==> flow/design.v <==
module DECODER_UNIT
(input wire [1:0]            alu_fun,
output reg arith_enable,logic_enable,comp_enable,shift_enable);
  always@(*)
  begin
    arith_enable = 1'b0;
    logic_enable = 1'b0;
    comp_enable = 1'b0;
    shift_enable = 1'b0;
    case(alu_fun)
      4'b00:arith_enable = 1'b1;
      4'b01:logic_enable = 1'b1;
      4'b10:comp_enable = 1'b1;
      4'b11:shift_enable = 1'b1;
      default: begin
            arith_enable = 1'b0;
            logic_enable = 1'b0;
            comp_enable =1'b 0;
            shift_enable = 1'b0;
        end
      endcase
  end
endmodule
module ARITHMATIC_UNIT#(parameter alu_width =16)
(
  input wire [alu_width-1:0]  A,B,
  input wire                  clk,rst,
  input wire arith_enable,
  input wire [1:0]            alu_fun,
  output reg                  arith_flag,carry_out,
  output reg [alu_width-1:0]  arith_out);
reg [alu_width:0] arith_out_reg;
wire carry_out_reg;
reg arith_flag_reg;  
always@(posedge clk or negedge rst)
begin
  if(!rst)
    begin
    arith_out <= 16'b0;
    carry_out <= 16'b0;
    arith_flag <= 16'b0;
    end
  else
   begin
    arith_out <= arith_out_reg[alu_width-1:0];
    carry_out <= carry_out_reg;
    arith_flag <= arith_flag_reg;
   end 
end
always@(*)
  begin
    arith_out_reg   = 1'b0  ;
    arith_flag_reg  = 1'b0 ;
      if(arith_enable)
        begin
    case(alu_fun)  
    4'b00:begin
    arith_out_reg   = A+B  ;
    arith_flag_reg  = 1'b1 ;
            end
    4'b01:begin
    arith_out_reg   = A-B  ;
    arith_flag_reg  = 1'b1 ;
           end
    4'b10:begin
    arith_out_reg   = A*B  ;
    arith_flag_reg  = 1'b1 ;
            end
    4'b11:begin
    arith_out_reg   = (B == 0) ? {1'b0, {alu_width{1'b1}}} : A/B  ;
    arith_flag_reg  = 1'b1 ;
           end
          endcase
          end    
end
assign carry_out_reg = arith_out_reg[alu_width] ;
endmodule
module LOGIC_UNIT#(parameter alu_width =16)
(
  input wire [alu_width-1:0]  A,B,
  input wire                  clk,rst,
  input wire logic_enable,
  input wire [1:0]            alu_fun,
  output reg                  logic_flag,
  output reg [alu_width-1:0]  logic_out);
reg [alu_width-1:0] logic_out_reg;
reg logic_flag_reg;
always @ (posedge clk or negedge rst)
 begin 
   if (!rst)
     begin
      logic_out  <= 'b0 ;
      logic_flag <= 'b0 ;	
	 end
   else
     begin   
      logic_out  <= logic_out_reg ;
      logic_flag <= logic_flag_reg ;
	 end
 end	
always@(*)
begin
    logic_out_reg  = 1'b0  ;
    logic_flag_reg = 1'b0 ;
    if(logic_enable)
        begin
    case(alu_fun)  
    4'b00:begin
    logic_out_reg   = A&B  ;
    logic_flag_reg  = 1'b1 ;
            end
    4'b01:begin
    logic_out_reg   = A|B  ;
    logic_flag_reg  = 1'b1 ;
           end
    4'b10:begin
    logic_out_reg   = ~(A&B) ;
    logic_flag_reg  = 1'b1 ;
            end
    4'b11:begin
    logic_out_reg   = ~(A|B) ;
    logic_flag_reg  = 1'b1 ;
           end
          endcase
          end            
end 
endmodule
module comparsion_unit#(parameter alu_width =16)
(
  input wire [alu_width-1:0]  A,B,
  input wire                  clk,rst,
  input wire comp_enable,
  input wire [1:0]            alu_fun,
  output reg                  comp_flag,
  output reg [alu_width-1:0]  comp_out);
reg comp_out_reg ;
reg  comp_flag_reg ;
always @ (posedge clk or negedge rst)
 begin 
   if (!rst)
     begin
      comp_out  <= 'b0 ;
      comp_flag <= 'b0 ;	
	 end
   else
     begin   
      comp_out  <= comp_out_reg ;
      comp_flag <= comp_flag_reg ;
	 end
 end
always@(*)
    begin
      comp_out_reg = 1'b0;
      comp_flag_reg = 1'b0;
      if(comp_enable)
        begin
  case(alu_fun)
      4'b00:begin
      comp_out_reg = 1'b0;
      comp_flag_reg = 1'b1;
      end 
      4'b01:begin
        comp_flag_reg  = 1'b1;
        if(A==B)
           begin
    comp_out_reg = 1'b1;
          end
       else
          begin
    comp_out_reg   = 1'b0;
          end
        end
    4'b10:begin
      comp_flag_reg  = 1'b1 ;
      if(A > B)
        begin
    comp_out_reg   = 1'b1;
        end
    else
        begin
    comp_out_reg   = 1'b0;
        end
        end
    4'b11:begin
      comp_flag_reg  = 1'b1;
      if(A < B)
          begin
    comp_out_reg   = 16'b1;
          end
    else
          begin
    comp_out_reg   = 1'b0;
          end
      end
   endcase
          end
   end
  endmodule
module shift_unit#(parameter alu_width =16)
(
  input wire [alu_width-1:0]  A,B,
  input wire                  clk,rst,
  input wire                shift_enable,
  input wire [1:0]            alu_fun,
  output reg                  shift_flag,
  output reg [alu_width-1:0]  shift_out);
reg [alu_width-1:0]  shift_out_reg ;
reg shift_flag_reg ;
always @ (posedge clk or negedge rst)
 begin 
   if (!rst)
     begin
      shift_out  <= 'b0 ;
      shift_flag <= 'b0 ;	
	 end
   else
     begin   
      shift_out  <= shift_out_reg ;
      shift_flag <= shift_flag_reg ;
	 end
 end
   always@(*)
begin
        shift_out_reg = 1'b0;
        shift_flag_reg = 1'b0;
      if(shift_enable)
        begin
      case(alu_fun)  
        4'b00:begin
        shift_flag_reg = 1'b1;
        shift_out_reg = A >> 1;
        end
        4'b01:begin
        shift_out_reg = A << 1;
        shift_flag_reg = 1'b1;
        end
        4'b10:begin
        shift_flag_reg = 1'b1;
        shift_out_reg = B >> 1;
         end
        4'b11:begin
        shift_flag_reg = 1'b1;
        shift_out_reg = B << 1;
        end
      endcase
end
end 
endmodule
module TOP_VIEW#(parameter alu_width =16)
(
  input wire [alu_width-1:0]    A,B,
  input wire                    clk,rst,
  input wire [3:0]              alu_fun,
  output wire                   arith_flag,carry_out,logic_flag,comp_flag,shift_flag,
  output wire [alu_width-1:0]   arith_out,logic_out,comp_out,shift_out
  );
wire                  comp_enable ;
wire                  shift_enable ;
wire                  logic_enable ;
wire                  arith_enable ;
  DECODER_UNIT U_decoder(
  .alu_fun(alu_fun[3:2]),
  .arith_enable(arith_enable),
  .logic_enable(logic_enable),
  .shift_enable(shift_enable),
  .comp_enable(comp_enable)
  );
  ARITHMATIC_UNIT U_arithmatic(
  .A(A),
  .arith_enable(arith_enable),
  .B(B),
  .clk(clk),
  .rst(rst),
  .alu_fun(alu_fun[1:0]),
  .arith_out(arith_out),
  .arith_flag(arith_flag),
  .carry_out(carry_out)
  );
   LOGIC_UNIT U_logic(
  .A(A),
  .logic_enable(logic_enable),
  .B(B),
  .clk(clk),
  .rst(rst),
  .alu_fun(alu_fun[1:0]),
  .logic_out(logic_out),
  .logic_flag(logic_flag)
   );
   comparsion_unit U_comp (
  .A(A),
  .comp_enable(comp_enable),
  .B(B),
  .clk(clk),
  .rst(rst),
  .alu_fun(alu_fun[1:0]),
  .comp_out(comp_out),
  .comp_flag(comp_flag)
  );
  shift_unit U_shift(
  .A(A),
  .shift_enable(shift_enable),
  .B(B),
  .clk(clk),
  .rst(rst),
  .alu_fun(alu_fun[1:0]),
  .shift_out(shift_out),
  .shift_flag(shift_flag)
  );
endmodule
make LEC_CHECK=0 CAP_MARGIN=20 CORE_MARGIN=2 CORE_UTILIZATION=68 CTS_CLUSTER_DIAMETER=224 CTS_CLUSTER_SIZE=37 SETUP_SLACK_MARGIN=-1.87 SLEW_MARGIN=20 finish   # period 25.3 ns
run.sh (not shown) runs the stock make flow with config.mk's settings and CLKGATE_MAP_FILE=.
The first run died in clock tree synthesis (4_1_cts).
==> next run, changes <==
--- a/flow/config.mk
+++ b/flow/config.mk
@@ -9,6 +9,4 @@
 export CORE_MARGIN = 2
-export CORE_UTILIZATION = 68
-export CTS_CLUSTER_DIAMETER = 224
-export CTS_CLUSTER_SIZE = 37
-export SETUP_SLACK_MARGIN = -1.87
+export CORE_UTILIZATION = 57
+export SETUP_SLACK_MARGIN = 4.61
 export SLEW_MARGIN = 20
==> flow/constraint.sdc (replaced) <==
create_clock -name core_clock -period 18.0 [get_ports {clk}]
set_input_delay 3.6000 -clock core_clock [delete_from_list [all_inputs] [get_ports {clk}]]
set_output_delay 3.6000 -clock core_clock [all_outputs]
set_load 0.01 [all_outputs]
Outcome:
- Now the flow reached the layout checks and failed them: setup timing
- die area came out higher by 19%
- area after synthesis does not change
- synthesized cell count stays the same
==> next run, changes <==
--- a/flow/config.mk
+++ b/flow/config.mk
@@ -9,4 +9,4 @@
 export CORE_MARGIN = 2
-export CORE_UTILIZATION = 57
-export SETUP_SLACK_MARGIN = 4.61
+export CORE_UTILIZATION = 65
+export SETUP_SLACK_MARGIN = -1.87
 export SLEW_MARGIN = 20
==> flow/constraint.sdc (replaced) <==
create_clock -name core_clock -period 25.3 [get_ports {clk}]
set_input_delay 5.0600 -clock core_clock [delete_from_list [all_inputs] [get_ports {clk}]]
set_output_delay 5.0600 -clock core_clock [all_outputs]
set_load 0.01 [all_outputs]
Effect: The new run died in global routing (5_1_grt); synthesized area is unchanged; synthesized cell count is unchanged; die area decreases by 12%.
==> next run, changes <==
--- a/flow/config.mk
+++ b/flow/config.mk
@@ -9,4 +9,4 @@
 export CORE_MARGIN = 2
-export CORE_UTILIZATION = 65
-export SETUP_SLACK_MARGIN = -1.87
+export CORE_UTILIZATION = 56
+export SETUP_SLACK_MARGIN = -1.7
 export SLEW_MARGIN = 20
==> flow/constraint.sdc (replaced) <==
create_clock -name core_clock -period 23.4 [get_ports {clk}]
set_input_delay 4.6800 -clock core_clock [delete_from_list [all_inputs] [get_ports {clk}]]
set_output_delay 4.6800 -clock core_clock [all_outputs]
set_load 0.01 [all_outputs]
The changed run ran to the end with violations: setup timing; die size is higher by 16%; synthesized cell count stays the same; synthesized area is unchanged.
==> next run, changes <==
--- a/flow/config.mk
+++ b/flow/config.mk
@@ -9,4 +9,3 @@
 export CORE_MARGIN = 2
-export CORE_UTILIZATION = 56
-export SETUP_SLACK_MARGIN = -1.7
+export CORE_UTILIZATION = 40
 export SLEW_MARGIN = 20
==> flow/constraint.sdc (replaced) <==
create_clock -name core_clock -period 35.1 [get_ports {clk}]
set_input_delay 7.0200 -clock core_clock [delete_from_list [all_inputs] [get_ports {clk}]]
set_output_delay 7.0200 -clock core_clock [all_outputs]
set_load 0.01 [all_outputs]
=>
- The changed run finished clean
- wire length drops by 23%
- final area drops by 20%
- cell count drops by 12%
- hold slack is better by 2.3 ns
- combinational power drops by 45%
- total power drops by 44%
- area after synthesis stays the same
- clock power drops by 35%
No activity file was given, so power comes from the tool's default toggle rates.
